==> flow/design.v <==
module key(
    input clk, rst,
    input [3:0] key_in,
    output reg [2:0] key_val
);
    localparam CNT_MAX = 4'd9;  
    reg [3:0] cnt;
    always @(posedge clk or negedge rst) begin
        if (!rst) begin
            cnt <= 4'd0;
        end else begin
            if (key_in[0] && key_in[1] && key_in[2] && key_in[3]) begin
                cnt <= 4'd0;
            end else begin
                cnt <= (cnt == CNT_MAX) ? cnt : (cnt + 1'b1);
            end
        end
    end
    always @(posedge clk or negedge rst) begin
        if (!rst) begin
            key_val <= 3'd0;
        end else if (cnt == CNT_MAX - 1'b1) begin
            if (~key_in[0]) begin
                key_val <= 3'd1;
            end else if (~key_in[1]) begin
                key_val <= 3'd2;
            end else if (~key_in[2]) begin
                key_val <= 3'd3;
            end else if (~key_in[3]) begin
                key_val <= 3'd4;
            end
        end else begin
            key_val <= 3'd0;
        end
    end
endmodule
module seg(
    input clk, rst,
    input [20:0] data,
    output reg [6:0] seg,
    output reg [7:0] sel
);
    localparam  CNT_MAX = 2'd3;  
    localparam  DIGIT0 = 7'b100_0000,
                DIGIT1 = 7'b111_1001,
                DIGIT2 = 7'b010_0100,
                DIGIT3 = 7'b011_0000,
                DIGIT4 = 7'b001_1001,
                DIGIT5 = 7'b001_0010,
                DIGIT6 = 7'b000_0010,
                DIGIT7 = 7'b111_1000,
                DIGIT8 = 7'b000_0000,
                DIGIT9 = 7'b001_0000,
                DASH   = 7'b011_1111;
    reg [1:0] cnt;
    reg [2:0] idx;
    always @(posedge clk or negedge rst) begin
        if (!rst) begin
            cnt <= 2'd0;
            idx <= 3'd0;
            sel <= 8'b1111_1111;
        end else begin
            sel <= ~(1'b1 << idx);
            if (cnt == CNT_MAX) begin  
                cnt <= 2'd0;
                idx <= (idx == 3'd7) ? 3'd0 : (idx + 1'b1);  
            end else begin
                cnt <= cnt + 1'b1;
            end
        end
    end
    reg [6:0] digit;
    always @(*) begin
        case (idx)
            3'd0: digit = data[6:0] % 4'd10;
            3'd1: digit = data[6:0] / 4'd10;
            3'd2: digit = 4'd10;
            3'd3: digit = data[13:7] % 4'd10;
            3'd4: digit = data[13:7] / 4'd10;
            3'd5: digit = 4'd10;
            3'd6: digit = data[20:14] % 4'd10;
            3'd7: digit = data[20:14] / 4'd10;
            default: ;
        endcase
        case (digit)
            4'd0: seg = DIGIT0;
            4'd1: seg = DIGIT1;
            4'd2: seg = DIGIT2;
            4'd3: seg = DIGIT3;
            4'd4: seg = DIGIT4;
            4'd5: seg = DIGIT5;
            4'd6: seg = DIGIT6;
            4'd7: seg = DIGIT7;
            4'd8: seg = DIGIT8;
            4'd9: seg = DIGIT9;
            4'd10: seg = DASH;
            default: seg = 7'dx;
        endcase
    end
endmodule
module clock (
    input clk, rst,
    input [2:0] key_val,
    output reg [20:0] data,
    output reg [2:0] led
);
    localparam  S1 = 3'd1,
                S2 = 3'd2,
                S3 = 3'd3,
                S4 = 3'd4;
    localparam  RUNNING = 1'b0,
                SETTING = 1'b1;
    reg current_state, next_state;
    always @(posedge clk or negedge rst) begin
        if (!rst) begin
            current_state <= RUNNING;
        end else begin
            current_state <= next_state;
        end
    end
    always @(*) begin
        next_state = current_state;
        case (current_state)
            RUNNING: begin
                if (key_val == S2) begin
                    next_state = SETTING;
                end else begin
                    next_state = RUNNING;
                end
            end
            SETTING: begin
                if (key_val == S4) begin
                    next_state = RUNNING;
                end else begin
                    next_state = SETTING;
                end
            end
            default: begin ; end
        endcase
    end
    reg [9:0] cnt;
    localparam CNT_MAX = 10'd999;  
    reg [1:0] choice;
    localparam  SEC     = 2'b00,
                MIN     = 2'b01,
                HOUR    = 2'b11;
    always @(posedge clk or negedge rst) begin
        if (!rst) begin
            data <= 21'd0;
            cnt <= 10'd0;
        end else begin
            case (current_state)
                RUNNING: begin
                    if (cnt == CNT_MAX) begin
                        cnt <= 10'd0;
                        if (data[5:0] == 6'd59) begin
                            data[5:0] <= 6'd0;
                            if (data[12:7] == 6'd59) begin
                                data[12:7] <= 6'd0;
                                if (data[18:14] == 5'd23) begin
                                    data <= 21'd0;
                                end else begin
                                    data[18:14] <= data[18:14] + 1'b1;
                                end
                            end else begin
                                data[12:7] <= data[12:7] + 1'b1;
                            end
                        end else begin
                            data[5:0] <= data[5:0] + 1'b1;
                        end
                    end else begin
                        cnt <= cnt + 1'b1;
                    end
                end
                SETTING: begin
                    cnt <= 10'd0;
                    if (key_val == S3) begin
                        case (choice)
                            SEC: begin
                                data[5:0] <= (data[5:0] == 6'd59) ? 6'd0 : (data[5:0] + 1'b1);
                            end
                            MIN: begin
                                data[12:7] <= (data[12:7] == 6'd59) ? 6'd0 : (data[12:7] + 1'b1);
                            end
                            HOUR: begin
                                data[18:14] <= (data[18:14] == 5'd23) ? 5'd0 : (data[18:14] + 1'b1);
                            end
                            default: begin ; end
                        endcase
                    end
                end
                default: begin ; end
            endcase
        end
    end
    always @(posedge clk or negedge rst) begin
        if (!rst) begin
            choice <= SEC;
        end else begin
            case (current_state)
                RUNNING: begin
                    choice <= SEC;
                end
                SETTING: begin
                    if (key_val == S2) begin
                        case (choice)
                            SEC: begin choice <= MIN; end
                            MIN: begin choice <= HOUR; end
                            HOUR: begin choice <= SEC; end
                            default: begin ; end
                        endcase
                    end
                end
                default: begin ; end
            endcase
        end
    end
    always @(*) begin
        led = 3'b111;
        case (current_state)
            RUNNING: begin
                led = 3'b111;
            end
            SETTING: begin
                case (choice)
                    SEC: begin led = 3'b110; end
                    MIN: begin led = 3'b101; end
                    HOUR: begin led = 3'b011; end
                    default: begin ; end
                endcase
            end
            default: begin ; end
        endcase
    end
endmodule
module stopwatch (
    input clk, rst,
    input [2:0] key_val,
    output reg [20:0] data
);
    localparam  S1 = 3'd1,
                S2 = 3'd2,
                S3 = 3'd3,
                S4 = 3'd4;
    localparam  IDLE    = 2'b00,
                RUNNING = 2'b01,
                PAUSED  = 2'b11;
    reg [1:0] current_state, next_state;
    always @(posedge clk or negedge rst) begin
        if (!rst) begin
            current_state <= IDLE;
        end else begin
            current_state <= next_state;
        end
    end
    always @(*) begin
        next_state = current_state;
        case (current_state)
            IDLE: begin
                if (key_val == S2) begin
                    next_state = RUNNING;
                end else begin
                    next_state = IDLE;
                end
            end
            RUNNING: begin
                if (key_val == S2 ||
                    (data[6:0] == 7'd99 && data[12:7] == 6'd59 && data[20:14] == 7'd99)) begin
                    next_state = PAUSED;
                end else begin
                    next_state = RUNNING;
                end
            end
            PAUSED: begin
                if (key_val == S2) begin
                    next_state = RUNNING;
                end else if (key_val == S3) begin
                    next_state = IDLE;
                end else begin
                    next_state = PAUSED;
                end
            end
            default: begin ; end
        endcase
    end
    reg [3:0] cnt;
    localparam CNT_MAX = 4'd9;  
    always @(posedge clk or negedge rst) begin
        if (!rst) begin
            data <= 21'd0;
            cnt <= 4'd0;
        end else begin
            case (current_state)
                IDLE: begin
                    data <= 21'd0;
                    cnt <= 4'd0;
                end
                RUNNING: begin
                    if (data[6:0] == 7'd99 && data[12:7] == 6'd59 && data[20:14] == 7'd99) begin
                    end else if (cnt == CNT_MAX) begin
                        cnt <= 4'd0;
                        if (data[6:0] == 7'd99) begin
                            data[6:0] <= 7'd0;
                            if (data[12:7] == 6'd59) begin
                                data[12:7] <= 6'd0;
                                data[20:14] <= data[20:14] + 1'b1;
                            end else begin
                                data[12:7] <= data[12:7] + 1'b1;
                            end
                        end else begin
                            data[6:0] <= data[6:0] + 1'b1;
                        end
                    end else begin
                        cnt <= cnt + 1'b1;
                    end
                end
                PAUSED: begin
                end
                default: begin ; end
            endcase
        end
    end
endmodule
module blink(
    input clk, rst, en,
    output reg led
);
    localparam CNT_MAX = 10'd999;  
    reg [9:0] cnt;
    always @(posedge clk or negedge rst) begin
        if (!rst) begin
            cnt <= 10'd0;
            led <= 1'b0;
        end else if (en) begin
            if (cnt == (CNT_MAX >> 1'b1)) begin
                cnt <= 10'd0;
                led <= ~led;
            end else begin
                cnt <= cnt + 1'b1;
            end
        end else begin
            cnt <= 10'd0;
            led <= 1'b0;
        end
    end
endmodule
module buzz(
    input clk, rst, en,
    output buz
);
    localparam CNT_MAX = 3'd7;  
    reg [2:0] cnt;
    always @(posedge clk or negedge rst) begin
        if (!rst) begin
            cnt <= 3'd0;
        end else if (en) begin
            cnt <= (cnt == CNT_MAX) ? 3'd0 : (cnt + 1'b1);
        end else begin
            cnt <= 3'd0;
        end
    end
    assign buz = (cnt <= (CNT_MAX >> 1'b1)) ? 1'b0 : 1'b1;  
endmodule
module timer (
    input clk, rst,
    input [2:0] key_val,
    output reg [20:0] data,
    output reg [2:0] led,
    output buz
);
    localparam  S1 = 3'd1,
                S2 = 3'd2,
                S3 = 3'd3,
                S4 = 3'd4;
    reg en_blink;
    wire led_blink;
    blink u_blink(
        .clk(clk),
        .rst(rst),
        .en(en_blink),
        .led(led_blink)
    );
    reg en_buz;
    reg [9:0] cnt_buz;
    reg [2:0] cnt_repeat;
    localparam REPEATS_MAX = 3'd5;
    buzz u_buzz(
        .clk(clk),
        .rst(rst),
        .en(en_buz),
        .buz(buz)
    );
    localparam  SETTING = 2'b00,
                RUNNING = 2'b01,
                PAUSED = 2'b11,
                TIMEUP = 2'b10;
    reg [1:0] current_state, next_state;
    always @(posedge clk or negedge rst) begin
        if (!rst) begin
            current_state <= SETTING;
        end else begin
            current_state <= next_state;
        end
    end
    always @(*) begin
        next_state = current_state;
        case (current_state)
            SETTING: begin
                if (key_val == S4) begin
                    next_state = RUNNING;
                end else begin
                    next_state = SETTING;
                end
            end
            RUNNING: begin
                if (data == 21'd0) begin
                    next_state = TIMEUP;
                end else begin
                    if (key_val == S4) begin
                        next_state = PAUSED;
                    end else if (key_val == S3) begin
                        next_state = SETTING;
                    end else begin
                        next_state = RUNNING;
                    end
                end
            end
            PAUSED: begin
                if (key_val == S4) begin
                    next_state = RUNNING;
                end else if (key_val == S3) begin
                    next_state = SETTING;
                end else begin
                    next_state = PAUSED;
                end
            end
            TIMEUP: begin
                if (key_val == S4) begin
                    next_state = SETTING;
                end else begin
                    next_state = TIMEUP;
                end
            end
            default: begin ; end
        endcase
    end
    reg [20:0] data_tmp;
    reg [9:0] cnt;
    localparam CNT_MAX = 10'd999;  
    reg [1:0] choice;
    localparam  SEC     = 2'b00,
                MIN     = 2'b01,
                HOUR    = 2'b11;
    always @(posedge clk or negedge rst) begin
        if (!rst) begin
            data <= 21'd0;
            cnt <= 10'd0;
            data_tmp <= 21'd0;
        end else begin
            case (current_state)
                SETTING: begin
                    cnt <= 10'd0;
                    data <= data_tmp;
                    if (key_val == S3) begin
                        case (choice)
                            SEC: begin
                                data[5:0] <= (data[5:0] == 6'd59) ? 6'd0 : (data[5:0] + 1'b1);
                                data_tmp[5:0] <= (data[5:0] == 6'd59) ? 6'd0 : (data[5:0] + 1'b1);
                            end
                            MIN: begin
                                data[12:7] <= (data[12:7] == 6'd59) ? 6'd0 : (data[12:7] + 1'b1);
                                data_tmp[12:7] <= (data[12:7] == 6'd59) ? 6'd0 : (data[12:7] + 1'b1);
                            end
                            HOUR: begin
                                data[18:14] <= (data[18:14] == 5'd23) ? 5'd0 : (data[18:14] + 1'b1);
                                data_tmp[18:14] <= (data[18:14] == 5'd23) ? 5'd0 : (data[18:14] + 1'b1);
                            end
                            default: begin ; end
                        endcase
                    end
                end
                RUNNING: begin
                    if (cnt == CNT_MAX) begin
                        cnt <= 10'd0;
                        if (data[5:0] == 6'd0) begin
                            data[5:0] <= 6'd59;
                            if (data[12:7] == 6'd0) begin
                                data[12:7] <= 6'd59;
                                data[18:14] <= data[18:14] - 1'b1;
                            end else begin
                                data[12:7] <= data[12:7] - 1'b1;
                            end
                        end else begin
                            data[5:0] <= data[5:0] - 1'b1;
                        end
                    end else begin
                        cnt <= cnt + 1'b1;
                    end
                end
                PAUSED: begin
                end
                TIMEUP: begin
                end
                default: begin ; end
            endcase
        end
    end
    always @(posedge clk or negedge rst) begin
        if (!rst) begin
            choice <= SEC;
        end else begin
            case (current_state)
                SETTING: begin
                    if (key_val == S2) begin
                        case (choice)
                            SEC: begin choice <= MIN; end
                            MIN: begin choice <= HOUR; end
                            HOUR: begin choice <= SEC; end
                            default: begin ; end
                        endcase
                    end
                end
                RUNNING: begin
                    choice <= SEC;
                end
                PAUSED: begin
                end
                TIMEUP: begin
                end
                default: begin ; end
            endcase
        end
    end
    always @(*) begin
        led = 3'b111;
        en_blink = 1'b0;
        case (current_state)
            SETTING: begin
                case (choice)
                    SEC: begin led = 3'b110; end
                    MIN: begin led = 3'b101; end
                    HOUR: begin led = 3'b011; end
                    default: begin ; end
                endcase
            end
            RUNNING: begin
                led = 3'b111;
            end
            PAUSED: begin
            end
            TIMEUP: begin
                en_blink = 1'b1;
                led = {2'b11, led_blink};
            end
            default: begin ; end
        endcase
    end
    always @(posedge clk or negedge rst) begin
        if (!rst) begin
            en_buz <= 1'b0;
            cnt_buz <= 10'd0;
            cnt_repeat <= 3'd0;
        end else begin
            case (current_state)
                SETTING: begin
                    en_buz <= 1'b0;
                    cnt_buz <= 10'd0;
                    cnt_repeat <= 3'd0;
                end
                RUNNING: begin
                end
                PAUSED: begin
                end
                TIMEUP: begin
                    if (cnt_repeat < REPEATS_MAX) begin
                        if (cnt_buz <= (CNT_MAX >> 1'b1)) begin
                            en_buz <= 1'b1;
                            cnt_buz <= cnt_buz + 1'b1;
                        end else if (cnt_buz < CNT_MAX) begin
                            en_buz <= 1'b0;
                            cnt_buz <= cnt_buz + 1'b1;
                        end else begin
                            cnt_buz <= 10'd0;
                            cnt_repeat <= cnt_repeat + 1'b1;
                        end
                    end else begin
                        en_buz <= 1'b0;
                    end
                end
                default: begin ; end
            endcase
        end
    end
endmodule
module top(
    input clk, rst,
    input [3:0] key_in,
    output [6:0] seg,
    output [7:0] sel,
    output reg [2:0] led, sel_led,
    output buz
);
    wire [2:0] key_val;
    localparam  S1 = 3'd1,
                S2 = 3'd2,
                S3 = 3'd3,
                S4 = 3'd4;
    key u_key(
        .clk(clk),
        .rst(rst),
        .key_in(key_in),
        .key_val(key_val)
    );
    reg [20:0] data_to_show;
    seg u_seg(
        .clk(clk),
        .rst(rst),
        .seg(seg),
        .sel(sel),
        .data(data_to_show)
    );
    wire [20:0] data_clock, data_stopwatch, data_timer;
    wire [2:0] led_clock, led_timer;
    wire [2:0] key_val_clock, key_val_stopwatch, key_val_timer;
    reg [1:0] current_state, next_state;
    localparam  CLOCK       = 2'b00,
                STOPWATCH   = 2'b01,
                TIMER       = 2'b11;
    assign key_val_clock = (current_state == CLOCK) ? key_val : 3'd0;
    assign key_val_stopwatch = (current_state == STOPWATCH) ? key_val : 3'd0;
    assign key_val_timer = (current_state == TIMER) ? key_val : 3'd0;
    clock u_clock (
        .clk(clk),
        .rst(rst),
        .key_val(key_val_clock),
        .data(data_clock),
        .led(led_clock)
    );
    stopwatch u_stopwatch (
        .clk(clk),
        .rst(rst),
        .key_val(key_val_stopwatch),
        .data(data_stopwatch)
    );
    timer u_timer (
        .clk(clk),
        .rst(rst),
        .key_val(key_val_timer),
        .data(data_timer),
        .led(led_timer),
        .buz(buz)
    );
    always @(posedge clk or negedge rst) begin
        if (!rst) begin
            current_state <= CLOCK;
        end else begin
            current_state <= next_state;
        end
    end
    always @(*) begin
        next_state = current_state;
        case (current_state)
            CLOCK: begin
                if (key_val == S1) begin
                    next_state = STOPWATCH;
                end else begin
                    next_state = CLOCK;
                end
            end
            STOPWATCH: begin
                if (key_val == S1) begin
                    next_state = TIMER;
                end else begin
                    next_state = STOPWATCH;
                end
            end
            TIMER: begin
                if (key_val == S1) begin
                    next_state = CLOCK;
                end else begin
                    next_state = TIMER;
                end
            end
            default: begin ; end
        endcase
    end
    always @(*) begin
        led = 3'b111;
        data_to_show = 20'd0;
        sel_led = 3'b111;
        case (current_state)
            CLOCK: begin
                led = 3'b110;
                data_to_show = data_clock;
                sel_led = led_clock;
            end
            STOPWATCH: begin
                led = 3'b101;
                data_to_show = data_stopwatch;
                sel_led = 3'b111;
            end
            TIMER: begin
                led = 3'b011;
                data_to_show = data_timer;
                sel_led = led_timer;
            end
            default: begin ; end
        endcase
    end
endmodule
==> flow/run.sh <==
#!/bin/bash
# the make line also repeats each setting of config.mk as NAME=value (left out here)
make -C /OpenROAD-flow-scripts/flow DESIGN_CONFIG=/design/flow/config.mk WORK_HOME=/design/flow/orfs CLKGATE_MAP_FILE= finish
==> flow/config.mk <==
export PLATFORM = sky130hd
export DESIGN_NAME = top
export DESIGN_NICKNAME = top
export VERILOG_FILES = /design/flow/design.v
export SDC_FILE = /design/flow/constraint.sdc
export NUM_CORES = 4
export LEC_CHECK = 0
export CAP_MARGIN = 0
export CELL_PAD_IN_SITES_GLOBAL_PLACEMENT = 1
export CORE_MARGIN = 5
export CORE_UTILIZATION = 52
export CTS_CLUSTER_DIAMETER = 310
export CTS_CLUSTER_SIZE = 98
export HOLD_SLACK_MARGIN = 0.14
export MAX_ROUTING_LAYER = met5
export MIN_ROUTING_LAYER = met1
export PLACE_DENSITY = 0.81
export SETUP_SLACK_MARGIN = 2.59
export SLEW_MARGIN = 20
export TNS_END_PERCENT = 35
==> flow/constraint.sdc <==
create_clock -name core_clock -period 9.7 [get_ports {clk}]
set_input_delay 1.9400 -clock core_clock [delete_from_list [all_inputs] [get_ports {clk}]]
set_output_delay 1.9400 -clock core_clock [all_outputs]
set_load 0.01 [all_outputs]
==> results.sh, run 1 <==
# source this file to load flow results
export IMPL_syn_area_sq_mm=0.00982
export IMPL_path_max_fanout=12
export IMPL_p_sw_mw=0.349
export IMPL_die_area_sq_mm=0.0217
export IMPL_synth_simple_gate_area_share_pct=23.4
export IMPL_route_antenna_diode_count=0
export IMPL_worst_pin_slew_ps=854
export IMPL_design_final_nets=1210
export IMPL_synth_yosys_seq_area_share_pct=40.9
export IMPL_netSwitchingFraction_pct=24.3
export IMPL_ioPinCount=28
export IMPL_synth_top_area_share_pct=37.5
export IMPL_status="complete, no violations"
export IMPL_worst_ir_drop_vdd_v=0.000142
export IMPL_synth_area_yosys_sq_mm=0.00982
export IMPL_hold_path_class="reg -> reg"
export IMPL_top_power_group="clock"
export IMPL_drc_errors=0
export IMPL_clock_power_mw=0.692
export IMPL_cp_slowest_stage_delay_ps=700
export IMPL_synth_stat_cells=1140
export IMPL_cts_num_sinks=160
export IMPL_yosys_dominant_comb_family="simple AND/OR/NAND/NOR gates"
export IMPL_crit_chain="a222oi_1, buf_4, a221o_1, and2_1, nand2_2, mux2i_1, mux2i_1, ha_2, o21ai_0, o31ai_1, a22oi_1, o221ai_2, o21ai_1, and2_4, ha_1, a21o_1, a21oi_1, clkdlybuf4s50_1"
export IMPL_final_max_slew_violation_count=0
export IMPL_dp_cells=1358
export IMPL_critical_path_cell_count=18
export IMPL_globalRoute_totalOverflow=0
export IMPL_synthTopCellsByArea="sky130_fd_sc_hd__dfrtp_1, sky130_fd_sc_hd__nand2_1, sky130_fd_sc_hd__ha_1, sky130_fd_sc_hd__o21ai_0, sky130_fd_sc_hd__nor2_1"
export IMPL_critical_path_top_delay_family="AND-OR/OR-AND gates"
export IMPL_cts_reportedPaths_clkPinSlew_ps=70
export IMPL_setup_tns_final_ps=0
export IMPL_cellLeakagePower_nw=4.75
export IMPL_max_clock_freq_mhz=146
export IMPL_holdPathStages=1
export IMPL_top_reg_cell_synth="sky130_fd_sc_hd__dfrtp_1"
export IMPL_drtIter0Drc=704
export IMPL_top_area_cell="sky130_fd_sc_hd__dfrtp_1"
export IMPL_htreeDepth=4
export IMPL_clk_path_buf_depth=2
export IMPL_placementRows=50
export IMPL_yosysMostFrequentCell="sky130_fd_sc_hd__nand2_1"
export IMPL_placement_setup_worst_slack_ps=2420
export IMPL_power_combinational_mw=0.0539
export IMPL_place_area_sq_mm=0.0102
export IMPL_floorplan_core_util_pct=52.7
export IMPL_comb_power_share_pct=3.8
export IMPL_synth_cellmix_adderShare_pct=5.61
export IMPL_post_dp_hpwl_mm=15.8
export IMPL_fin_worst_skew_ps=14.4
export IMPL_cellInternalPower_mw=1.09
export IMPL_post_synthesis_net_count=1190
export IMPL_dieWidth_microns=147
export IMPL_routed_via_count=8304
export IMPL_post_route_period_util_pct=70.8
export IMPL_timing_max_cap_violations=0
export IMPL_flow_area_growth_from_synthesis_pct=12.8
export IMPL_placeableCoreArea_sq_mm=0.0186
export IMPL_timing_critical_path_slowest_stage_cell="sky130_fd_sc_hd__dfstp_4"
export IMPL_hold_path_endpoint="u_seg.cnt[0]$_DFF_PN0_"
export IMPL_openroad_warnings=48
export IMPL_setup_worst_path_end_class="primary output"
export IMPL_grt_pass1_wl_mm=38.3
export IMPL_ys_ff=160
export IMPL_synthTopCellsByCount="sky130_fd_sc_hd__nand2_1, sky130_fd_sc_hd__dfrtp_1, sky130_fd_sc_hd__nor2_1"
export IMPL_synth_edff_count=0
export IMPL_height_of_the_die_microns=147
export IMPL_reg2reg_from="u_stopwatch.data[14]$_DFFE_PN0P_"
export IMPL_wl_per_cell_microns=16.1
export IMPL_ys_sh_mux_pct=3.11
export IMPL_worstPathBufferInverterCount=2
export IMPL_route_detailed_vias_per_inst=5.90
export IMPL_grt_setup_unrepaired="yes"
export IMPL_yosys_warnings=8
export IMPL_fin_cells=1407
export IMPL_r2r_end="u_stopwatch.data[20]$_DFFE_PN0P_"
export IMPL_port_bufs=27
export IMPL_setup_ws_ps=2830
export IMPL_pg_seq_mw=0.688
export IMPL_routed_wl_mm=22.7
export IMPL_layout_cell_area_non_filler_sq_mm=0.0111
export IMPL_holdCritStartpoint="u_seg.cnt[0]$_DFF_PN0_"
export IMPL_hold_violations=0
export IMPL_period_minus_slack_ps=6870
export IMPL_critical_path_required_ps=7760
export IMPL_synthesis_instances=1140
export IMPL_max_slew_margin_rel_pct=43.1
export IMPL_synth_lib_cells_used_distinct=78
export IMPL_global_route_usage_total_pct=21.2
export IMPL_critical_path_startpoint_type="register"
export IMPL_clockPowerShare_pct=48.2
export IMPL_p_seq_share_pct=48.0
export IMPL_syn_avg_cell_area_sq_um=8.61
export IMPL_clock_root_buffer="sky130_fd_sc_hd__clkbuf_16"
export IMPL_worst_skew_pair_late_latency_ps=430
export IMPL_grt_antenna_before_repair=0
export IMPL_final_replace_weighted_congestion=0.878
export IMPL_number_of_global_route_vias_before_repair=7804
export IMPL_ys_sh_xor_pct=3.75
export IMPL_endpoint="seg[3]"
export IMPL_hold_buffers_post_cts=0
export IMPL_drt_pass1_iter_count=8
export IMPL_setup_viol=0
export IMPL_path_class="reg -> out"
export IMPL_async_flop_share_pct=100
export IMPL_tritoncts="built"
export IMPL_reg2reg_depth=11
export IMPL_grt_max_degree=95
export IMPL_critical_path_top_cell_by_count="sky130_fd_sc_hd__mux2i_1"
export IMPL_final_antenna_net_count=0
export IMPL_reg2reg_setup_slack_ps=6370
export IMPL_powerDensity_mw_per_mm2=129
export IMPL_worst_endpoint_arrival_ps=4930
export IMPL_compound_area_share_pct=19.4
export IMPL_numCtsBuffers=17
-- cell type report --
| cell class | instances | area (sq um) |
|---|---|---|
| Tap cell | 234 | 293 |
| Clock buffer | 18 | 429 |
| Inverter | 42 | 163 |
| Multi-Input combinational cell | 891 | 5540 |
| Sequential cell | 160 | 4030 |
| Clock inverter | 14 | 173 |
| Timing Repair Buffer | 48 | 448 |
| Fill cell | 1666 | 7570 |
-- through the flow --
step           util (%)  power, mW  hold WS (ps)
4_1_cts            58.5       1.45           426
6_report           59.4       1.43           422
5_1_grt            59.4       1.49           436
3_5_place_dp       54.7      0.757           417
3_3_place_gp       54.7      0.755           412
2_1_floorplan         -      0.730           403
-- routing by layer --
layer  routed length, microns  vias up  share of wire, %  global-route usage [%]
li1                         -     4135                 -                       -
met1                    11300     3970                50                    30.4
met2                    10200      169                45                    33.0
met3                      811       30               3.6                    3.95
met4                      457        0               2.0                    6.43
met5                        0        -                 0                       0
-- timing repair --
| item | 4_1_cts | 5_1_grt |
|---|---|---|
| gates cloned | 0 | 1 |
| resized | 15 | 21 |
| setup buffers | 4 | 12 |
| hold endpoints to repair | 0 | 0 |
| setup endpoints to repair | 7 | 7 |
| pin swaps | 3 | 8 |
==> inputs of run 2 (changes only) <==
- ABC_AREA: default -> 1
- CELL_PAD_IN_SITES_DETAIL_PLACEMENT: default -> 2
- CORE_ASPECT_RATIO: default -> 0.81
- CORE_MARGIN: 5 -> 10
- CORE_UTILIZATION: 52 -> 59
- CTS_CLUSTER_DIAMETER: 310 -> default
- CTS_CLUSTER_SIZE: 98 -> 78
- GPL_ROUTABILITY_DRIVEN: default -> 0
- GPL_TIMING_DRIVEN: default -> 0
- MAX_ROUTING_LAYER: met5 -> met4
- PLACE_DENSITY: 0.81 -> default
- PLACE_DENSITY_LB_ADDON: default -> 0.02
- SETUP_SLACK_MARGIN: 2.59 -> 0.01
- SLEW_MARGIN: 20 -> 10
- TNS_END_PERCENT: 35 -> 30
- clock period: 9.7 -> 7.35 ns (I/O delays scaled with it)
==> results.sh, run 2 <==
# source this file to load flow results
export IMPL_status="stopped before the end"
export IMPL_stop_stage="detailed placement (3_5_place_dp)"
export IMPL_error_line="[ERROR DPL-0033] detailed placement checks failed during check placement."
export IMPL_async_flop_share_pct=100
export IMPL_ioPinCount=28
export IMPL_synthTopCellsByArea="sky130_fd_sc_hd__dfrtp_1, sky130_fd_sc_hd__nand2_1, sky130_fd_sc_hd__inv_1, sky130_fd_sc_hd__ha_1, sky130_fd_sc_hd__o21ai_0"
export IMPL_synth_area_yosys_sq_mm=0.00964
export IMPL_die_area_sq_mm=0.0219
export IMPL_yosysMostFrequentCell="sky130_fd_sc_hd__nand2_1"
export IMPL_syn_area_sq_mm=0.00964
export IMPL_synthTopCellsByCount="sky130_fd_sc_hd__nand2_1, sky130_fd_sc_hd__inv_1, sky130_fd_sc_hd__dfrtp_1"
export IMPL_yosys_warnings=8
export IMPL_placeableCoreArea_sq_mm=0.0158
export IMPL_top_reg_cell_synth="sky130_fd_sc_hd__dfrtp_1"
export IMPL_synth_cellmix_adderShare_pct=5.71
export IMPL_ys_sh_xor_pct=2.82
export IMPL_synth_simple_gate_area_share_pct=26.5
export IMPL_ys_ff=160
export IMPL_synth_yosys_seq_area_share_pct=41.7
export IMPL_port_bufs=27
export IMPL_synthesis_instances=1267
export IMPL_post_synthesis_net_count=1317
export IMPL_placementRows=41
export IMPL_ys_sh_mux_pct=0
export IMPL_syn_avg_cell_area_sq_um=7.61
export IMPL_height_of_the_die_microns=135
export IMPL_compound_area_share_pct=14.7
export IMPL_synth_stat_cells=1267
export IMPL_top_area_cell="sky130_fd_sc_hd__dfrtp_1"
export IMPL_floorplan_core_util_pct=61.0
export IMPL_yosys_dominant_comb_family="simple AND/OR/NAND/NOR gates"
export IMPL_synth_top_area_share_pct=38.2
export IMPL_dieWidth_microns=162
export IMPL_synth_lib_cells_used_distinct=59
export IMPL_synth_edff_count=0
==> run 2: through the flow <==
step                    hold slack [ps]  TNS (ps)  area [sq um]  power [mW]
after floorplan                     403         0          9640       0.964
after global placement              414   -239310         10200       0.995
==> inputs of run 3 (changes only) <==
- ABC_AREA: 1 -> default
- CAP_MARGIN: 0 -> 20
- CELL_PAD_IN_SITES_DETAIL_PLACEMENT: 2 -> default
- CELL_PAD_IN_SITES_GLOBAL_PLACEMENT: 1 -> default
- CORE_ASPECT_RATIO: 0.81 -> default
- CORE_MARGIN: 10 -> 2
- CORE_UTILIZATION: 59 -> 69
- CTS_CLUSTER_SIZE: 78 -> 100
- GPL_ROUTABILITY_DRIVEN: 0 -> default
- GPL_TIMING_DRIVEN: 0 -> default
- HOLD_SLACK_MARGIN: 0.14 -> default
- MAX_ROUTING_LAYER: met4 -> default
- MIN_ROUTING_LAYER: met1 -> default
- PLACE_DENSITY_LB_ADDON: 0.02 -> default
- SETUP_SLACK_MARGIN: 0.01 -> default
- SLEW_MARGIN: 10 -> 20
- TNS_END_PERCENT: 30 -> default
- clock period: 7.35 -> 9.6 ns (I/O delays scaled with it)
==> results.sh, run 3 <==
# source this file to load flow results
export IMPL_hold_violations=0
export IMPL_synth_yosys_seq_area_share_pct=40.9
export IMPL_yosys_warnings=8
export IMPL_layout_cell_area_non_filler_sq_mm=0.0108
export IMPL_tritoncts="built"
export IMPL_grt_pass1_wl_mm=37.7
export IMPL_numCtsBuffers=17
export IMPL_height_of_the_die_microns=123
export IMPL_drtIter0Drc=881
export IMPL_placementRows=43
export IMPL_power_combinational_mw=0.0535
export IMPL_final_max_slew_violation_count=0
export IMPL_holdCritStartpoint="u_seg.cnt[0]$_DFF_PN0_"
export IMPL_syn_area_sq_mm=0.00982
export IMPL_die_area_sq_mm=0.0152
export IMPL_worst_pin_slew_ps=1030
export IMPL_top_power_group="clock"
export IMPL_post_dp_hpwl_mm=15.2
export IMPL_htreeDepth=4
export IMPL_grt_max_degree=82
export IMPL_cts_num_sinks=160
export IMPL_post_cts_resized_instances=0
export IMPL_routed_via_count=8557
export IMPL_cts_reportedPaths_clkPinSlew_ps=70
export IMPL_reg2reg_depth=11
export IMPL_worst_endpoint_arrival_ps=5840
export IMPL_cp_slowest_stage_delay_ps=780
export IMPL_global_route_usage_total_pct=31.3
export IMPL_endpoint="seg[3]"
export IMPL_synth_edff_count=0
export IMPL_synth_simple_gate_area_share_pct=23.4
export IMPL_post_cts_setup_buffer_count=0
export IMPL_critical_path_required_ps=7680
export IMPL_post_synthesis_net_count=1190
export IMPL_r2r_end="u_stopwatch.data[20]$_DFFE_PN0P_"
export IMPL_ioPinCount=28
export IMPL_number_of_global_route_vias_before_repair=7872
export IMPL_max_clock_freq_mhz=129
export IMPL_max_slew_margin_rel_pct=30.7
export IMPL_fin_worst_skew_ps=8.94
export IMPL_reg2reg_from="u_stopwatch.data[14]$_DFFE_PN0P_"
export IMPL_setup_viol=0
export IMPL_status="complete, no violations"
export IMPL_synth_area_yosys_sq_mm=0.00982
export IMPL_worst_skew_pair_late_latency_ps=430
export IMPL_top_reg_cell_synth="sky130_fd_sc_hd__dfrtp_1"
export IMPL_setup_worst_path_end_class="primary output"
export IMPL_drc_errors=0
export IMPL_drt_pass1_iter_count=10
export IMPL_clk_path_buf_depth=2
export IMPL_route_detailed_vias_per_inst=6.41
export IMPL_clock_power_mw=0.717
export IMPL_synth_cellmix_adderShare_pct=5.61
export IMPL_flow_area_growth_from_synthesis_pct=9.57
export IMPL_synth_lib_cells_used_distinct=78
export IMPL_critical_path_startpoint_type="register"
export IMPL_critical_path_top_delay_family="AND-OR/OR-AND gates"
export IMPL_ys_sh_xor_pct=3.75
export IMPL_port_bufs=27
export IMPL_path_class="reg -> out"
export IMPL_compound_area_share_pct=19.4
export IMPL_openroad_warnings=48
export IMPL_clockPowerShare_pct=48.9
export IMPL_async_flop_share_pct=100
export IMPL_yosysMostFrequentCell="sky130_fd_sc_hd__nand2_1"
export IMPL_placeableCoreArea_sq_mm=0.0139
export IMPL_critical_path_cell_count=14
export IMPL_crit_chain="a222oi_1, nor2_1, a31oi_1, mux2i_1, mux2i_1, ha_1, or3_1, a21oi_1, a211oi_1, o32ai_1, ha_1, a21o_1, a21oi_1, clkdlybuf4s50_1"
export IMPL_p_seq_share_pct=47.5
export IMPL_pg_seq_mw=0.696
export IMPL_cellInternalPower_mw=1.12
export IMPL_synthTopCellsByArea="sky130_fd_sc_hd__dfrtp_1, sky130_fd_sc_hd__nand2_1, sky130_fd_sc_hd__ha_1, sky130_fd_sc_hd__o21ai_0, sky130_fd_sc_hd__nor2_1"
export IMPL_timing_critical_path_slowest_stage_cell="sky130_fd_sc_hd__a31oi_1"
export IMPL_wl_per_cell_microns=16.6
export IMPL_clock_root_buffer="sky130_fd_sc_hd__clkbuf_16"
export IMPL_yosys_dominant_comb_family="simple AND/OR/NAND/NOR gates"
export IMPL_synth_top_area_share_pct=37.5
export IMPL_post_route_period_util_pct=80.9
export IMPL_powerDensity_mw_per_mm2=136
export IMPL_comb_power_share_pct=3.7
export IMPL_hold_path_class="reg -> reg"
export IMPL_synth_stat_cells=1140
export IMPL_route_antenna_diode_count=0
export IMPL_cellLeakagePower_nw=4.65
export IMPL_globalRoute_totalOverflow=0
export IMPL_grt_setup_unrepaired="no"
export IMPL_ys_ff=160
export IMPL_design_final_nets=1192
export IMPL_netSwitchingFraction_pct=23.6
export IMPL_ys_sh_mux_pct=3.11
export IMPL_hold_buffers_post_cts=0
export IMPL_place_area_sq_mm=0.0101
export IMPL_holdPathStages=1
export IMPL_p_sw_mw=0.346
export IMPL_synthTopCellsByCount="sky130_fd_sc_hd__nand2_1, sky130_fd_sc_hd__dfrtp_1, sky130_fd_sc_hd__nor2_1"
export IMPL_synthesis_instances=1140
export IMPL_routed_wl_mm=22.2
export IMPL_dieWidth_microns=123
export IMPL_hold_path_endpoint="u_seg.cnt[0]$_DFF_PN0_"
export IMPL_top_area_cell="sky130_fd_sc_hd__dfrtp_1"
export IMPL_grt_antenna_before_repair=0
export IMPL_reg2reg_setup_slack_ps=6280
export IMPL_floorplan_core_util_pct=70.7
export IMPL_final_antenna_net_count=0
export IMPL_syn_avg_cell_area_sq_um=8.61
export IMPL_worstPathBufferInverterCount=1
export IMPL_path_max_fanout=32
export IMPL_period_minus_slack_ps=7760
export IMPL_setup_tns_final_ps=0
export IMPL_timing_max_cap_violations=0
export IMPL_final_replace_weighted_congestion=0.903
export IMPL_worst_ir_drop_vdd_v=0.000153
[run 3: through the flow]
| step | worst slack (ps) | cells | hold WS (ps) | power (mW) | utilization (%) |
|---|---|---|---|---|---|
| final | 1840 | 1335 | 424 | 1.47 | 77.5 |
| after global routing | 1520 | 1335 | 455 | 1.52 | 77.5 |
| after CTS | 1980 | 1335 | 432 | 1.47 | 77.5 |
| after detailed placement | 2460 | 1303 | 419 | 0.763 | 73.0 |
| after global placement | 2580 | 1303 | 417 | 0.761 | 73.0 |
| after floorplan | 3760 | 1140 | 403 | 0.738 | - |
[run 3: area by class of cell]
class                      count  area, sq um
inverter                      42          160
clock inverter                15          203
clock buffer                  17          425
tap                          180          225
multi-input combinational    890         5420
sequential                   160         4020
fill                        1001         3120
timing repair buffer          31          305
[run 3: metal layers]
metal,vias to the layer above,part of all wire [%],global-route usage (%)
met5,-,0,0
met3,47,6.1,5.90
met1,4086,44,44.1
met4,0,2.1,9.80
li1,4105,-,-
met2,319,48,49.3
==> inputs of run 4 (changes only) <==
- CAP_MARGIN: 20 -> 0
- CELL_PAD_IN_SITES_GLOBAL_PLACEMENT: default -> 0
- CORE_MARGIN: 2 -> 5
- CORE_UTILIZATION: 69 -> 70
- CTS_CLUSTER_SIZE: 100 -> 39
- HOLD_SLACK_MARGIN: default -> 0.14
- MAX_ROUTING_LAYER: default -> met5
- MIN_ROUTING_LAYER: default -> met1
- SETUP_SLACK_MARGIN: default -> -0.72
- clock period: 9.6 -> 9.7 ns (I/O delays scaled with it)
==> results.sh, run 4 <==
# source this file to load flow results
export IMPL_path_max_fanout=32
export IMPL_synthTopCellsByCount="sky130_fd_sc_hd__nand2_1, sky130_fd_sc_hd__dfrtp_1, sky130_fd_sc_hd__nor2_1"
export IMPL_clk_path_buf_depth=2
export IMPL_worst_endpoint_arrival_ps=5740
export IMPL_worst_ir_drop_vdd_v=0.000173
export IMPL_grt_setup_unrepaired="no"
export IMPL_layout_cell_area_non_filler_sq_mm=0.0107
export IMPL_worst_pin_slew_ps=964
export IMPL_design_final_nets=1192
export IMPL_async_flop_share_pct=100
export IMPL_synth_stat_cells=1140
export IMPL_port_bufs=27
export IMPL_yosysMostFrequentCell="sky130_fd_sc_hd__nand2_1"
export IMPL_clockPowerShare_pct=45.8
export IMPL_fin_worst_skew_ps=7.46
export IMPL_top_area_cell="sky130_fd_sc_hd__dfrtp_1"
export IMPL_met1_routing_resource_usage_after_global_routing_pct=39.0
export IMPL_status="complete, no violations"
export IMPL_reg2reg_from="u_stopwatch.data[15]$_DFFE_PN0P_"
export IMPL_timing_critical_path_slowest_stage_cell="sky130_fd_sc_hd__dfrtp_1"
export IMPL_holdPathStages=1
export IMPL_r2r_end="u_stopwatch.data[20]$_DFFE_PN0P_"
export IMPL_p_sw_mw=0.340
export IMPL_timing_max_cap_violations=0
export IMPL_holdWs_ps=448
export IMPL_cellInternalPower_mw=1.03
export IMPL_global_route_usage_total_pct=27.9
export IMPL_post_dp_hpwl_mm=15.5
export IMPL_route_antenna_diode_count=0
export IMPL_max_clock_freq_mhz=130
export IMPL_crit_chain="a222oi_1, nor2_1, a31oi_1, mux2i_1, mux2i_1, ha_1, or3_1, a21oi_1, a211oi_1, o32ai_1, ha_1, a21o_1, a21oi_1, clkdlybuf4s50_1"
export IMPL_flow_area_growth_from_synthesis_pct=8.75
export IMPL_setup_tns_final_ps=0
export IMPL_synth_lib_cells_used_distinct=78
export IMPL_clock_root_buffer="sky130_fd_sc_hd__clkbuf_16"
export IMPL_p_seq_share_pct=50.2
export IMPL_cellLeakagePower_nw=4.63
export IMPL_grt_util_met2_pct=43.6
export IMPL_grt_busiest_layer="met2"
export IMPL_final_core_utilization_pct=77.2
export IMPL_post_route_period_util_pct=79.2
export IMPL_numCtsBuffers=17
export IMPL_routed_via_count=8353
export IMPL_routed_wl_mm=21.7
export IMPL_endpoint="seg[3]"
export IMPL_synth_simple_gate_area_share_pct=23.4
export IMPL_synth_top_area_share_pct=37.5
export IMPL_grt_antenna_before_repair=0
export IMPL_ys_sh_xor_pct=3.75
export IMPL_grt_max_degree=87
export IMPL_hold_path_class="reg -> reg"
export IMPL_post_cts_setup_buffer_count=0
export IMPL_hold_buffers_post_cts=0
export IMPL_hold_violations=0
export IMPL_met3_resource_use_gr_pct=6.64
export IMPL_setup_worst_path_end_class="primary output"
export IMPL_setup_viol=0
export IMPL_cp_slowest_stage_delay_ps=730
export IMPL_clock_power_mw=0.628
export IMPL_final_antenna_net_count=0
export IMPL_dieWidth_microns=128
export IMPL_post_synthesis_net_count=1190
export IMPL_compound_area_share_pct=19.4
export IMPL_synth_area_yosys_sq_mm=0.00982
export IMPL_cts_reportedPaths_clkPinSlew_ps=60
export IMPL_syn_area_sq_mm=0.00982
export IMPL_netSwitchingFraction_pct=24.8
export IMPL_worst_skew_pair_late_latency_ps=430
export IMPL_floorplan_core_util_pct=71.0
export IMPL_powerDensity_mw_per_mm2=128
export IMPL_ys_sh_mux_pct=3.11
export IMPL_die_area_sq_mm=0.0165
export IMPL_synthesis_instances=1140
export IMPL_grt_pass1_wl_mm=37.4
export IMPL_path_class="reg -> out"
export IMPL_placeableCoreArea_sq_mm=0.0138
export IMPL_critical_path_required_ps=7760
export IMPL_height_of_the_die_microns=128
export IMPL_total_power_mw=1.37
export IMPL_hold_path_endpoint="u_seg.cnt[0]$_DFF_PN0_"
export IMPL_power_combinational_mw=0.0548
export IMPL_place_area_sq_mm=0.0101
export IMPL_pg_seq_mw=0.689
export IMPL_worstPathBufferInverterCount=1
export IMPL_synthTopCellsByArea="sky130_fd_sc_hd__dfrtp_1, sky130_fd_sc_hd__nand2_1, sky130_fd_sc_hd__ha_1, sky130_fd_sc_hd__o21ai_0, sky130_fd_sc_hd__nor2_1"
export IMPL_reg2reg_depth=11
export IMPL_yosys_dominant_comb_family="simple AND/OR/NAND/NOR gates"
export IMPL_htreeDepth=4
export IMPL_openroad_warnings=48
export IMPL_ioPinCount=28
export IMPL_syn_avg_cell_area_sq_um=8.61
export IMPL_yosys_warnings=8
export IMPL_route_detailed_vias_per_inst=6.26
export IMPL_max_slew_margin_rel_pct=35.5
export IMPL_number_of_global_route_vias_before_repair=7765
export IMPL_synth_yosys_seq_area_share_pct=40.9
export IMPL_final_replace_weighted_congestion=0.938
export IMPL_post_cts_resized_instances=0
export IMPL_critical_path_cell_count=14
export IMPL_drc_errors=0
export IMPL_placementRows=43
export IMPL_comb_power_share_pct=4.0
export IMPL_final_max_slew_violation_count=0
export IMPL_drtIter0Drc=899
export IMPL_cts_num_sinks=160
export IMPL_reg2reg_setup_slack_ps=6360
export IMPL_tritoncts="built"
export IMPL_synth_edff_count=0
export IMPL_holdCritStartpoint="u_seg.cnt[0]$_DFF_PN0_"
export IMPL_wl_per_cell_microns=16.3
export IMPL_globalRoute_totalOverflow=0
export IMPL_drt_pass1_iter_count=9
export IMPL_critical_path_startpoint_type="register"
export IMPL_top_reg_cell_synth="sky130_fd_sc_hd__dfrtp_1"
export IMPL_critical_path_top_delay_family="AND-OR/OR-AND gates"
export IMPL_synth_cellmix_adderShare_pct=5.61
export IMPL_period_minus_slack_ps=7680
export IMPL_ys_ff=160
export IMPL_top_power_group="sequential cells"
==> run 4: layout make-up <==
cell class	instances	area [sq um]
multi-input combinational	890	5420
sequential	160	4020
timing repair buffer	31	302
fill	1005	3150
clock buffer	17	425
tap	180	225
clock inverter	15	126
inverter	42	160
==> run 4: through the flow <==
stage	setup WS (ps)	std cells
after global placement	2730	1303
after detailed placement	2560	1303
after floorplan	3840	1140
after global routing	1610	1335
after CTS	2060	1335
final	2020	1335
==> run 4: per-layer routing <==
metal | part of all wire (%) | routed length, microns
met1 | 45 | 9820
met2 | 47 | 10200
met5 | 0 | 0
met4 | 2.2 | 485
met3 | 5.8 | 1260
==> inputs of run 5 (changes only) <==
- CAP_MARGIN: 0 -> 20
- CELL_PAD_IN_SITES_GLOBAL_PLACEMENT: 0 -> default
- CORE_MARGIN: 5 -> 2
- CORE_UTILIZATION: 70 -> 40
- CTS_CLUSTER_SIZE: 39 -> default
- HOLD_SLACK_MARGIN: 0.14 -> default
- MAX_ROUTING_LAYER: met5 -> default
- MIN_ROUTING_LAYER: met1 -> default
- SETUP_SLACK_MARGIN: -0.72 -> 1.05
- clock period: 9.7 -> 7.99 ns (I/O delays scaled with it)
==> results.sh, run 5 <==
# source this file to load flow results
export IMPL_status="complete, no violations"
export IMPL_global_route_usage_total_pct=17.8
export IMPL_path_class="reg -> out"
export IMPL_synthTopCellsByArea="sky130_fd_sc_hd__dfrtp_1, sky130_fd_sc_hd__nand2_1, sky130_fd_sc_hd__ha_1, sky130_fd_sc_hd__o21ai_0, sky130_fd_sc_hd__nor2_1"
export IMPL_numCtsBuffers=17
export IMPL_grt_max_degree=89
export IMPL_design_final_nets=1203
export IMPL_max_clock_freq_mhz=149
export IMPL_synth_area_yosys_sq_mm=0.00982
export IMPL_route_detailed_vias_per_inst=5.51
export IMPL_worst_endpoint_arrival_ps=5130
export IMPL_grt_antenna_before_repair=0
export IMPL_endpoint="seg[4]"
export IMPL_n_fill_cell=2358
export IMPL_placeableCoreArea_sq_mm=0.0242
export IMPL_p_sw_mw=0.415
export IMPL_cts_reportedPaths_clkPinSlew_ps=70
export IMPL_syn_area_sq_mm=0.00982
export IMPL_fin_worst_skew_ps=12.1
export IMPL_worst_skew_pair_late_latency_ps=430
export IMPL_setup_viol=0
export IMPL_holdPathStages=1
export IMPL_dp_cells=1448
export IMPL_ys_ff=160
export IMPL_clock_root_buffer="sky130_fd_sc_hd__clkbuf_16"
export IMPL_hold_buffers_post_cts=0
export IMPL_comb_power_share_pct=3.9
export IMPL_netSwitchingFraction_pct=24.8
export IMPL_reg2reg_depth=11
export IMPL_path_max_fanout=27
export IMPL_worst_pin_slew_ps=923
export IMPL_height_of_the_die_microns=161
export IMPL_dieWidth_microns=161
export IMPL_timing_max_cap_violations=0
export IMPL_setup_tns_final_ps=0
export IMPL_synth_stat_cells=1140
export IMPL_yosys_warnings=8
export IMPL_clock_power_mw=0.775
export IMPL_number_of_global_route_vias_before_repair=7562
export IMPL_crit_chain="a222oi_1, and2_1, a211o_1, o311ai_1, a311o_1, or2_4, inv_1, ha_1, and3b_1, a32o_1, nor2_1, and2_4, inv_1, ha_1, inv_1, a21oi_1, o31ai_2, clkdlybuf4s50_1"
export IMPL_syn_avg_cell_area_sq_um=8.61
export IMPL_final_replace_weighted_congestion=0.889
export IMPL_hold_path_endpoint="u_seg.cnt[0]$_DFF_PN0_"
export IMPL_pg_seq_mw=0.836
export IMPL_post_route_period_util_pct=84.2
export IMPL_critical_path_cell_count=18
export IMPL_critical_path_startpoint_type="register"
export IMPL_post_dp_hpwl_mm=15.8
export IMPL_powerDensity_mw_per_mm2=152
export IMPL_cts_num_sinks=160
export IMPL_area_sequential_sq_mm=0.00403
export IMPL_drt_pass1_iter_count=7
export IMPL_floorplan_core_util_pct=40.6
export IMPL_ys_sh_xor_pct=3.75
export IMPL_ys_sh_mux_pct=3.11
export IMPL_globalRoute_totalOverflow=0
export IMPL_ioPinCount=28
export IMPL_clockPowerShare_pct=46.2
export IMPL_tritoncts="built"
export IMPL_p_seq_share_pct=49.9
export IMPL_drc_errors=0
export IMPL_synth_simple_gate_area_share_pct=23.4
export IMPL_fin_cells=1490
export IMPL_hold_violations=0
export IMPL_setup_worst_path_end_class="primary output"
export IMPL_synth_edff_count=0
export IMPL_timing_critical_path_slowest_stage_cell="sky130_fd_sc_hd__a222oi_1"
export IMPL_port_bufs=27
export IMPL_r2r_end="u_stopwatch.data[20]$_DFFE_PN0P_"
export IMPL_grt_setup_unrepaired="yes"
export IMPL_final_max_slew_violation_count=0
export IMPL_power_combinational_mw=0.0646
export IMPL_yosys_dominant_comb_family="simple AND/OR/NAND/NOR gates"
export IMPL_synth_top_area_share_pct=37.5
export IMPL_reg2reg_from="u_stopwatch.data[15]$_DFFE_PN0P_"
export IMPL_final_core_utilization_pct=45.7
export IMPL_routed_wl_mm=22.4
export IMPL_worstPathBufferInverterCount=4
export IMPL_placementRows=57
export IMPL_period_minus_slack_ps=6730
export IMPL_compound_area_share_pct=19.4
export IMPL_synth_yosys_seq_area_share_pct=40.9
export IMPL_top_area_cell="sky130_fd_sc_hd__dfrtp_1"
export IMPL_holdCritStartpoint="u_seg.cnt[0]$_DFF_PN0_"
export IMPL_combGateArea_sq_mm=0.00550
export IMPL_htreeDepth=4
export IMPL_synthTopCellsByCount="sky130_fd_sc_hd__nand2_1, sky130_fd_sc_hd__dfrtp_1, sky130_fd_sc_hd__nor2_1"
export IMPL_critical_path_required_ps=6390
export IMPL_clk_path_buf_depth=2
export IMPL_reg2reg_setup_slack_ps=4690
export IMPL_async_flop_share_pct=100
export IMPL_cellInternalPower_mw=1.26
export IMPL_openroad_warnings=47
export IMPL_grt_pass1_wl_mm=37.9
export IMPL_critical_path_top_delay_family="AND-OR/OR-AND gates"
export IMPL_final_antenna_net_count=0
export IMPL_layout_cell_area_non_filler_sq_mm=0.0110
export IMPL_cellLeakagePower_nw=4.69
export IMPL_max_slew_margin_rel_pct=38.5
export IMPL_routed_via_count=8206
export IMPL_flow_area_growth_from_synthesis_pct=12.5
export IMPL_yosysMostFrequentCell="sky130_fd_sc_hd__nand2_1"
export IMPL_synth_lib_cells_used_distinct=78
export IMPL_top_reg_cell_synth="sky130_fd_sc_hd__dfrtp_1"
export IMPL_worst_ir_drop_vdd_v=0.000147
export IMPL_place_area_sq_mm=0.0103
export IMPL_cp_slowest_stage_delay_ps=680
export IMPL_top_power_group="sequential cells"
export IMPL_drtIter0Drc=607
export IMPL_die_area_sq_mm=0.0258
export IMPL_route_antenna_diode_count=0
export IMPL_synthesis_instances=1140
export IMPL_synth_cellmix_adderShare_pct=5.61
export IMPL_wl_per_cell_microns=15.0
export IMPL_critical_path_top_cell_by_count="sky130_fd_sc_hd__inv_1"
export IMPL_hold_path_class="reg -> reg"
export IMPL_post_synthesis_net_count=1190
[run 5: final cells by class]
class                           instances  area share, %
Clock buffer                           18           3.98
Clock inverter                         14           1.09
Inverter                               42           1.46
Multi-Input combinational cell        890           49.8
Sequential cell                       160           36.5
Tap cell                              324           3.67
Timing Repair Buffer                   42           3.54
[run 5: per-layer routing]
| metal | share of wire [%] | wire length [microns] | up-vias | GRT usage (%) |
|---|---|---|---|---|
| met2 | 45 | 10100 | 167 | 27.9 |
| li1 | - | - | 4105 | - |
| met5 | 0 | 0 | - | 0 |
| met4 | 1.1 | 248 | 0 | 4.91 |
| met3 | 4.3 | 971 | 24 | 3.33 |
| met1 | 50 | 11100 | 3910 | 25.5 |
[run 5: per-stage QoR]
step / total power [mW] / worst slack [ps] / hold slack (ps)
3_5_place_dp: 0.918 / 1150 / 427
5_1_grt: 1.75 / 1030 / 478
6_report: 1.68 / 1260 / 447
3_3_place_gp: 0.916 / 1270 / 421
4_1_cts: 1.70 / 1060 / 444
2_1_floorplan: 0.887 / 2480 / 403
[run 5: what timing repair did]
| item | in CTS | in global routing |
|---|---|---|
| buffers inserted | 0 | 10 |
| pin swaps | 0 | 5 |
| gates cloned | 0 | 0 |
| gates resized | 5 | 19 |
| endpoints found under the setup margin | 7 | 7 |
==> inputs of run 6 (changes only) <==
- ABC_AREA: default -> 0
- CORE_UTILIZATION: 40 -> 30
- GPL_ROUTABILITY_DRIVEN: default -> 1
- GPL_TIMING_DRIVEN: default -> 0
- MIN_ROUTING_LAYER: default -> met1
- PLACE_DENSITY_LB_ADDON: default -> 0.18
- SETUP_SLACK_MARGIN: 1.05 -> 0.46
- SLEW_MARGIN: 20 -> 30
- TNS_END_PERCENT: default -> 60
- clock period: 7.99 -> 4.81 ns (I/O delays scaled with it)
==> results.sh, run 6 <==
# source this file to load flow results
export IMPL_layout_cell_area_non_filler_sq_mm=0.0122
export IMPL_routed_wl_mm=26.6
export IMPL_violatedChecks="setup timing"
export IMPL_synth_stat_cells=1140
export IMPL_setup_tns_final_ps=-2920
export IMPL_r2r_end="u_stopwatch.data[20]$_DFFE_PN0P_"
export IMPL_netSwitchingFraction_pct=24.1
export IMPL_syn_area_sq_mm=0.00982
export IMPL_top_reg_cell_synth="sky130_fd_sc_hd__dfrtp_1"
export IMPL_openroad_warnings=49
export IMPL_synth_yosys_seq_area_share_pct=40.9
export IMPL_setup_worst_path_end_class="primary output"
export IMPL_drc_errors=0
export IMPL_critical_path_top_delay_family="AND-OR/OR-AND gates"
export IMPL_setup_ws_ps=-476
export IMPL_cp_slowest_stage_delay_ps=450
export IMPL_yosysMostFrequentCell="sky130_fd_sc_hd__nand2_1"
export IMPL_fin_worst_skew_ps=9.82
export IMPL_critical_path_cell_count=22
export IMPL_worst_endpoint_arrival_ps=4320
export IMPL_n_fill_cell=3331
export IMPL_syn_avg_cell_area_sq_um=8.61
export IMPL_critical_path_required_ps=3850
export IMPL_global_route_usage_total_pct=15.9
export IMPL_globalRoute_totalOverflow=0
export IMPL_synthTopCellsByArea="sky130_fd_sc_hd__dfrtp_1, sky130_fd_sc_hd__nand2_1, sky130_fd_sc_hd__ha_1, sky130_fd_sc_hd__o21ai_0, sky130_fd_sc_hd__nor2_1"
export IMPL_reg2reg_from="u_stopwatch.data[7]$_DFFE_PN0P_"
export IMPL_ys_sh_xor_pct=3.75
export IMPL_cellInternalPower_mw=2.15
export IMPL_clock_power_mw=1.33
export IMPL_design_final_nets=1294
export IMPL_wl_per_cell_microns=15.7
export IMPL_synth_simple_gate_area_share_pct=23.4
export IMPL_floorplan_core_util_pct=30.3
export IMPL_pg_seq_mw=1.39
export IMPL_clk_path_buf_depth=2
export IMPL_placement_setup_worst_slack_ps=-1190
export IMPL_power_combinational_mw=0.117
export IMPL_endpoint="seg[1]"
export IMPL_dp_cells=1611
export IMPL_drt_pass1_iter_count=5
export IMPL_worstPathBufferInverterCount=4
export IMPL_ys_ff=160
export IMPL_period_minus_slack_ps=5290
export IMPL_max_clock_freq_mhz=189
export IMPL_critical_path_top_cell_by_count="sky130_fd_sc_hd__ha_4"
export IMPL_status="failed layout checks"
export IMPL_setup_viol=7
export IMPL_htreeDepth=4
export IMPL_reg2reg_depth=13
export IMPL_synthesis_instances=1140
export IMPL_dieWidth_microns=185
export IMPL_critical_path_startpoint_type="register"
export IMPL_clock_root_buffer="sky130_fd_sc_hd__clkbuf_16"
export IMPL_placeableCoreArea_sq_mm=0.0324
export IMPL_route_detailed_vias_per_inst=5.18
export IMPL_ioPinCount=28
export IMPL_final_core_utilization_pct=37.7
export IMPL_path_class="reg -> out"
export IMPL_worst_skew_pair_late_latency_ps=440
export IMPL_drtIter0Drc=632
export IMPL_comb_power_share_pct=4.1
export IMPL_route_antenna_diode_count=0
export IMPL_reg2reg_setup_slack_ps=1260
export IMPL_crit_chain="ha_4, ha_4, buf_6, a21boi_1, a221o_1, nand2_2, nor2_4, xnor2_2, mux2i_2, ha_2, o21ai_2, o31ai_4, buf_4, buf_6, nand2_4, o221ai_4, o21ai_2, and2_4, ha_4, o2111ai_4, o21bai_1, buf_2"
export IMPL_grt_max_degree=80
export IMPL_final_max_slew_violation_count=0
export IMPL_timing_critical_path_slowest_stage_cell="sky130_fd_sc_hd__dfrtp_2"
export IMPL_number_of_global_route_vias_before_repair=8157
export IMPL_die_area_sq_mm=0.0342
export IMPL_hold_path_class="in -> async"
export IMPL_hold_violations=0
export IMPL_synth_top_area_share_pct=37.5
export IMPL_synth_edff_count=0
export IMPL_top_power_group="sequential cells"
export IMPL_yosys_warnings=8
export IMPL_flow_area_growth_from_synthesis_pct=24.3
export IMPL_top_area_cell="sky130_fd_sc_hd__dfrtp_1"
export IMPL_p_sw_mw=0.684
export IMPL_post_synthesis_net_count=1190
export IMPL_path_max_fanout=4
export IMPL_grt_pass1_wl_mm=43.2
export IMPL_tritoncts="built"
export IMPL_compound_area_share_pct=19.4
export IMPL_routed_via_count=8808
export IMPL_clockPowerShare_pct=46.9
export IMPL_synth_area_yosys_sq_mm=0.00982
export IMPL_synth_lib_cells_used_distinct=78
export IMPL_async_flop_share_pct=100
export IMPL_placementRows=66
export IMPL_final_replace_weighted_congestion=0.823
export IMPL_synthTopCellsByCount="sky130_fd_sc_hd__nand2_1, sky130_fd_sc_hd__dfrtp_1, sky130_fd_sc_hd__nor2_1"
export IMPL_timing_max_cap_violations=0
export IMPL_port_bufs=27
export IMPL_worst_pin_slew_ps=821
export IMPL_fin_cells=1699
export IMPL_powerDensity_mw_per_mm2=232
export IMPL_cts_num_sinks=160
export IMPL_height_of_the_die_microns=185
export IMPL_grt_setup_unrepaired="yes"
export IMPL_cts_reportedPaths_clkPinSlew_ps=70
export IMPL_numCtsBuffers=17
export IMPL_yosys_dominant_comb_family="simple AND/OR/NAND/NOR gates"
export IMPL_holdWs_ps=311
export IMPL_worstSetupStartpoint="u_seg.idx[0]$_DFFE_PN0P_"
export IMPL_post_dp_hpwl_mm=18.2
export IMPL_total_power_mw=2.83
export IMPL_worst_ir_drop_vdd_v=0.000169
export IMPL_p_seq_share_pct=49.0
export IMPL_place_area_sq_mm=0.0108
export IMPL_cellLeakagePower_nw=5.11
export IMPL_max_slew_margin_rel_pct=44.7
export IMPL_post_route_period_util_pct=110
export IMPL_ys_sh_mux_pct=3.11
export IMPL_grt_antenna_before_repair=0
export IMPL_synth_cellmix_adderShare_pct=5.61
export IMPL_final_antenna_net_count=0
run 6: area by class of cell:
class	count	area [sq um]	share of cell area, %
plain buffers	48	275	2.26
clock buffers	20	457	3.74
clock inverters	12	111	0.912
inverters	42	179	1.47
multi-input cells	890	5860	48.0
flip-flops and latches	160	4030	33.0
well taps	442	553	4.53
repair buffers	85	744	6.10
run 6: what timing repair did:
| item | in CTS | in global routing |
|---|---|---|
| hold endpoints to repair | 0 | 0 |
| endpoints found under the setup margin | 7 | 7 |
| gates cloned | 1 | 1 |
| pin swaps | 37 | 30 |
| buffers inserted | 39 | 15 |
| resized | 78 | 40 |
| hold buffers | 0 | 0 |
run 6: layer usage:
metal | track usage (%) | wire, microns
met1 | 22.7 | 13000
met2 | 24.5 | 12100
met3 | 2.67 | 1030
met4 | 5.11 | 494
met5 | 0 | 0
==> inputs of run 7 (changes only) <==
- ABC_AREA: 0 -> default
- CAP_MARGIN: 20 -> 5
- CELL_PAD_IN_SITES_DETAIL_PLACEMENT: default -> 1
- CELL_PAD_IN_SITES_GLOBAL_PLACEMENT: default -> 2
- CORE_MARGIN: 2 -> 3
- CORE_UTILIZATION: 30 -> 40
- CTS_CLUSTER_DIAMETER: default -> 231
- CTS_CLUSTER_SIZE: default -> 70
- GPL_ROUTABILITY_DRIVEN: 1 -> default
- GPL_TIMING_DRIVEN: 0 -> default
- MIN_ROUTING_LAYER: met1 -> default
- PLACE_DENSITY_LB_ADDON: 0.18 -> 0.05
- SETUP_SLACK_MARGIN: 0.46 -> 1.92
- SLEW_MARGIN: 30 -> 20
- TNS_END_PERCENT: 60 -> 85
- clock period: 4.81 -> 8.04 ns (I/O delays scaled with it)
==> results.sh, run 7 <==
# source this file to load flow results
export IMPL_globalRoute_totalOverflow=0
export IMPL_synth_top_area_share_pct=37.5
export IMPL_holdCritStartpoint="u_seg.cnt[0]$_DFF_PN0_"
export IMPL_timing_critical_path_slowest_stage_cell="sky130_fd_sc_hd__dfrtp_4"
export IMPL_grt_antenna_before_repair=0
export IMPL_p_sw_mw=0.466
export IMPL_route_antenna_diode_count=0
export IMPL_hold_violations=0
export IMPL_placementRows=56
export IMPL_floorplan_core_util_pct=41.2
export IMPL_compound_area_share_pct=19.4
export IMPL_powerDensity_mw_per_mm2=146
export IMPL_post_dp_hpwl_mm=18.4
export IMPL_routed_wl_mm=28.0
export IMPL_clk_path_buf_depth=2
export IMPL_fin_worst_skew_ps=18.7
export IMPL_worst_pin_slew_ps=802
export IMPL_height_of_the_die_microns=163
export IMPL_syn_area_sq_mm=0.00982
export IMPL_drc_errors=0
export IMPL_worstPathBufferInverterCount=7
export IMPL_r2r_end="u_stopwatch.data[20]$_DFFE_PN0P_"
export IMPL_flow_area_growth_from_synthesis_pct=19.8
export IMPL_routed_via_count=8811
export IMPL_numCtsBuffers=17
export IMPL_grt_setup_unrepaired="yes"
export IMPL_clock_root_buffer="sky130_fd_sc_hd__clkbuf_16"
export IMPL_setup_tns_final_ps=0
export IMPL_fin_cells=1547
export IMPL_dieWidth_microns=163
export IMPL_placeableCoreArea_sq_mm=0.0238
export IMPL_worst_endpoint_arrival_ps=4400
export IMPL_critical_path_required_ps=6430
export IMPL_port_bufs=27
export IMPL_ioPinCount=28
export IMPL_post_route_period_util_pct=74.7
export IMPL_drt_pass1_iter_count=5
export IMPL_yosys_dominant_comb_family="simple AND/OR/NAND/NOR gates"
export IMPL_die_area_sq_mm=0.0265
export IMPL_pg_seq_mw=0.831
export IMPL_endpoint="seg[2]"
export IMPL_synth_area_yosys_sq_mm=0.00982
export IMPL_hold_path_class="reg -> reg"
export IMPL_synth_cellmix_adderShare_pct=5.61
export IMPL_crit_chain="buf_12, a222oi_1, buf_4, a221o_1, and2_4, nand2_2, mux2i_1, mux2i_1, buf_4, ha_4, or3_4, a21oi_2, a211oi_1, o32ai_2, buf_4, buf_4, ha_2, inv_2, nor2_1, a21o_1, buf_6"
export IMPL_cts_reportedPaths_clkPinSlew_ps=70
export IMPL_synth_simple_gate_area_share_pct=23.4
export IMPL_path_class="reg -> out"
export IMPL_ys_sh_xor_pct=3.75
export IMPL_syn_avg_cell_area_sq_um=8.61
export IMPL_synthTopCellsByCount="sky130_fd_sc_hd__nand2_1, sky130_fd_sc_hd__dfrtp_1, sky130_fd_sc_hd__nor2_1"
export IMPL_design_final_nets=1265
export IMPL_dp_cells=1444
export IMPL_htreeDepth=4
export IMPL_route_detailed_vias_per_inst=5.70
export IMPL_synthTopCellsByArea="sky130_fd_sc_hd__dfrtp_1, sky130_fd_sc_hd__nand2_1, sky130_fd_sc_hd__ha_1, sky130_fd_sc_hd__o21ai_0, sky130_fd_sc_hd__nor2_1"
export IMPL_reg2reg_setup_slack_ps=4640
export IMPL_max_clock_freq_mhz=167
export IMPL_p_seq_share_pct=48.2
export IMPL_hold_path_endpoint="u_seg.cnt[0]$_DFF_PN0_"
export IMPL_setup_worst_path_end_class="primary output"
export IMPL_power_combinational_mw=0.0659
export IMPL_comb_power_share_pct=3.8
export IMPL_critical_path_top_delay_family="AND-OR/OR-AND gates"
export IMPL_number_of_global_route_vias_before_repair=8835
export IMPL_total_power_mw=1.72
export IMPL_cellInternalPower_mw=1.26
export IMPL_ys_sh_mux_pct=3.11
export IMPL_cellLeakagePower_nw=5.08
export IMPL_final_max_slew_violation_count=0
export IMPL_grt_pass1_wl_mm=45.7
export IMPL_holdPathStages=1
export IMPL_netSwitchingFraction_pct=27.0
export IMPL_async_flop_share_pct=100
export IMPL_reg2reg_depth=11
export IMPL_cp_slowest_stage_delay_ps=540
export IMPL_synthesis_instances=1140
export IMPL_cts_num_sinks=160
export IMPL_max_slew_margin_rel_pct=46.5
export IMPL_wl_per_cell_microns=18.1
export IMPL_top_area_cell="sky130_fd_sc_hd__dfrtp_1"
export IMPL_clockPowerShare_pct=48.0
export IMPL_top_reg_cell_synth="sky130_fd_sc_hd__dfrtp_1"
export IMPL_clock_power_mw=0.827
export IMPL_yosysMostFrequentCell="sky130_fd_sc_hd__nand2_1"
export IMPL_worst_ir_drop_vdd_v=0.000139
export IMPL_synth_edff_count=0
export IMPL_hold_buffers_post_cts=0
export IMPL_critical_path_cell_count=21
export IMPL_ys_ff=160
export IMPL_openroad_warnings=48
export IMPL_critical_path_top_cell_by_count="sky130_fd_sc_hd__buf_4"
export IMPL_grt_max_degree=82
export IMPL_setup_viol=0
export IMPL_synth_lib_cells_used_distinct=78
export IMPL_synth_yosys_seq_area_share_pct=40.9
export IMPL_timing_max_cap_violations=0
export IMPL_yosys_warnings=8
export IMPL_final_replace_weighted_congestion=0.831
export IMPL_synth_stat_cells=1140
export IMPL_final_antenna_net_count=0
export IMPL_reg2reg_from="u_stopwatch.data[15]$_DFFE_PN0P_"
export IMPL_status="complete, no violations"
export IMPL_period_minus_slack_ps=6000
export IMPL_global_route_usage_total_pct=21.1
export IMPL_path_max_fanout=6
export IMPL_critical_path_startpoint_type="register"
export IMPL_drtIter0Drc=602
export IMPL_worst_skew_pair_late_latency_ps=440
export IMPL_top_power_group="sequential cells"
export IMPL_post_synthesis_net_count=1190
export IMPL_tritoncts="built"
==> run 7: area by class of cell <==
type | count | area (sq um)
clock buffers | 17 | 425
clock inverters | 15 | 173
fillers | 2816 | 12100
inverters | 42 | 174
multi-input cells | 890 | 5720
flip-flops and latches | 160 | 4030
well taps | 319 | 399
repair buffers | 104 | 848
==> run 7: stage by stage <==
stage               hold slack [ps]  instance area (sq um)  utilization (%)  worst slack, ps
floorplan                       403                   9820                -             2520
global placement                413                  10300             43.3             1180
detailed placement              418                  10300             43.3              984
CTS                             428                  11400             47.9             1870
global route                    455                  11800             49.4             1870
finish                          424                  11800             49.4             2040
==> run 7: per-layer routing <==
| metal | global-route usage (%) | up-vias | part of all wire [%] |
|---|---|---|---|
| li1 | - | 4237 | - |
| met1 | 29.9 | 4384 | 49 |
| met2 | 34.4 | 151 | 46 |
| met3 | 2.82 | 39 | 2.8 |
| met4 | 5.15 | 0 | 1.7 |
| met5 | 0 | - | 0 |
==> run 7: timing repair <==
item,in CTS,in global routing
setup endpoints to repair,7,7
gates resized,55,51
buffers inserted,41,30
pin swaps,22,24
Power figures rest on the tool's default switching activity, not on a simulated workload.
